==> flow/design.v <==
module incline_sat(
    input [12:0] incline,
    output [9:0] incline_sat
);
assign incline_sat = (~incline[12] && |incline[12:9]) ? 10'h1FF : 
                    (incline[12] && ~(&incline[12:9])) ? 10'h200 : incline[9:0];
endmodule
module desiredDrive(
    input [11:0] avg_torque,
    input [4:0] cadence,
    input not_pedaling,
    input [12:0] incline,
    input [2:0] scale,
    output [11:0] target_curr
);
localparam TORQUE_MIN = 12'h380;
localparam TOO_SMALL = 5'h05;
logic [9:0] inc_sat;
incline_sat i1( .incline(incline), .incline_sat(inc_sat));
logic [10:0] incline_factor;
assign incline_factor = {inc_sat[9], inc_sat[9:0]} + 11'd256;
logic [8:0] incline_factor_limit;
assign incline_factor_limit = (incline_factor[10] == 1'b1) ? 9'h000 : (incline_factor[9]) ? 9'h1FF : incline_factor[8:0];
logic [5:0] cadence_factor;
assign cadence_factor = (|cadence[4:1]) ? ({1'b0, cadence} + 6'd32) : 6'h00;
logic [12:0]torque_off;
assign torque_off = {1'b0, avg_torque} - {1'b0, TORQUE_MIN};
logic [12:0] torque_pos;
assign torque_pos = (torque_off[12] == 1'b1) ? 12'h000 : torque_off[11:0];
logic [30:0]assist_prod;
assign assist_prod = not_pedaling ? 30'h00000000 : (torque_pos * incline_factor_limit * cadence_factor * scale);
assign target_curr = (|assist_prod[29:27]) ? 12'hFFF : assist_prod[26:15];
endmodule
module desiredDrive_reg(
    input clk, rst_n,
    input [11:0] avg_torque,
    input [4:0] cadence,
    input not_pedaling,
    input [12:0] incline,
    input [2:0] scale,
    output logic [11:0] target_curr
);
logic [11:0] avg_torque_r;
logic [4:0] cadence_r;
logic not_pedaling_r;
logic [12:0] incline_r;
logic [2:0] scale_r;
logic [11:0] target_curr_nxt;
always_ff @(posedge clk, negedge rst_n) begin
    if (!rst_n) begin
        avg_torque_r <= 12'h000;
        cadence_r <= 5'h00;
        not_pedaling_r <= 1'b0;
        incline_r <= 13'h0000;
        scale_r <= 3'h0;
    end
    else begin
        avg_torque_r <= avg_torque;
        cadence_r <= cadence;
        not_pedaling_r <= not_pedaling;
        incline_r <= incline;
        scale_r <= scale;
    end
end
desiredDrive iDD(.avg_torque(avg_torque_r), .cadence(cadence_r), .not_pedaling(not_pedaling_r),
                 .incline(incline_r), .scale(scale_r), .target_curr(target_curr_nxt));
always_ff @(posedge clk, negedge rst_n) begin
    if (!rst_n)
        target_curr <= 12'h000;
    else
        target_curr <= target_curr_nxt;
end
endmodule
export LEC_CHECK = 0
export CAP_MARGIN = 20
export CORE_ASPECT_RATIO = 1.09
export CORE_MARGIN = 10
export CORE_UTILIZATION = 39
export CTS_CLUSTER_DIAMETER = 147
export CTS_CLUSTER_SIZE = 65
export HOLD_SLACK_MARGIN = 0.15
export MAX_ROUTING_LAYER = met4
export SETUP_SLACK_MARGIN = 0.85
export SLEW_MARGIN = 40
create_clock -name core_clock -period 13.0 [get_ports {clk}]
run.sh (not shown) runs the stock make flow with config.mk's settings and CLKGATE_MAP_FILE=.
Change:
- CORE_ASPECT_RATIO: 1.09 -> not set
- CORE_MARGIN: 10 -> 2
- CORE_UTILIZATION: 39 -> 40
- CTS_CLUSTER_DIAMETER: 147 -> 343
- CTS_CLUSTER_SIZE: 65 -> 100
- HOLD_SLACK_MARGIN: 0.15 -> not set
- MAX_ROUTING_LAYER: met4 -> not set
- SETUP_SLACK_MARGIN: 0.85 -> not set
- SLEW_MARGIN: 40 -> 20
- TNS_END_PERCENT: not set -> 15
Effect:
- The changed run finished with timing, DRC and antenna clean
- setup slack loses 0.53 ns
- maximum frequency falls by 4.4%
- non-clock buffer count falls by 13
- design area falls by 3.1%
- synthesized cell count does not change
- area after synthesis does not change
- wire length falls by 0.95%
- clock skew rises by 0.0072 ns
- register-to-register slack loses 0.53 ns
- cell count is about the same
- first-iteration DRC count falls by 1.8%
Change:
- CORE_ASPECT_RATIO: not set -> 1.75
- CORE_MARGIN: 2 -> 10
- CORE_UTILIZATION: 40 -> 49
- CTS_CLUSTER_DIAMETER: 343 -> not set
- CTS_CLUSTER_SIZE: 100 -> 65
- HOLD_SLACK_MARGIN: not set -> 0.15
- MAX_ROUTING_LAYER: not set -> met4
- SLEW_MARGIN: 20 -> 40
- TNS_END_PERCENT: 15 -> not set
Synthesized area does not change.
Design area barely changes.
Register-to-register slack loses 0.09 ns.
Non-clock buffer count came out higher by 8.
Maximum frequency came out lower by 0.74%.
Die area came out higher by 0.73%.
Hold slack is about the same.
Synthesized cell count stays the same.
Wire length came out higher by 5.2%.

---

Setup of before:
Starts from the design.v that is shown in full above.
clock: 10.7 ns
lec_check: 0
abc_area: 1
cap_margin: 20
core_margin: 2
core_utilization: 63
setup_slack_margin: 2.4
slew_margin: 20
tns_end_percent: 10
before had finished all stages when the layout checks came back failing, citing negative setup slack.
What after does differently from before at the input level:
diff --git a/flow/config.mk b/flow/config.mk
--- a/flow/config.mk
+++ b/flow/config.mk
@@ -8 +7,0 @@
-export ABC_AREA = 1
@@ -11,2 +10 @@
-export CORE_UTILIZATION = 63
-export SETUP_SLACK_MARGIN = 2.4
+export CORE_UTILIZATION = 64
@@ -14 +11,0 @@
-export TNS_END_PERCENT = 10
==> flow/constraint.sdc <==
create_clock -name core_clock -period 9.84 [get_ports {clk}]
set_input_delay 1.9680 -clock core_clock [delete_from_list [all_inputs] [get_ports {clk}]]
set_output_delay 1.9680 -clock core_clock [all_outputs]
set_load 0.01 [all_outputs]
Notes after the runs:
Finished, but not clean: after, with negative setup slack.
incline_r[11]$_DFF_PN0_ as the timing startpoint of the critical path was reported by after, and incline_r[9]$_DFF_PN0_ by before.
Summary of after over before: cell area after technology mapping down about 1.2%; core utilization at floorplan flat; arrival time at the worst endpoint up 370 ps; cell area up 800 um^2; peak per-stage delay on the critical path up 90 ps.
Routed wire in after totals more than in before.
[compare] base=before new=after: met2 layer usage reported by global route now larger; clock distribution area overhead in the final layout comparable.
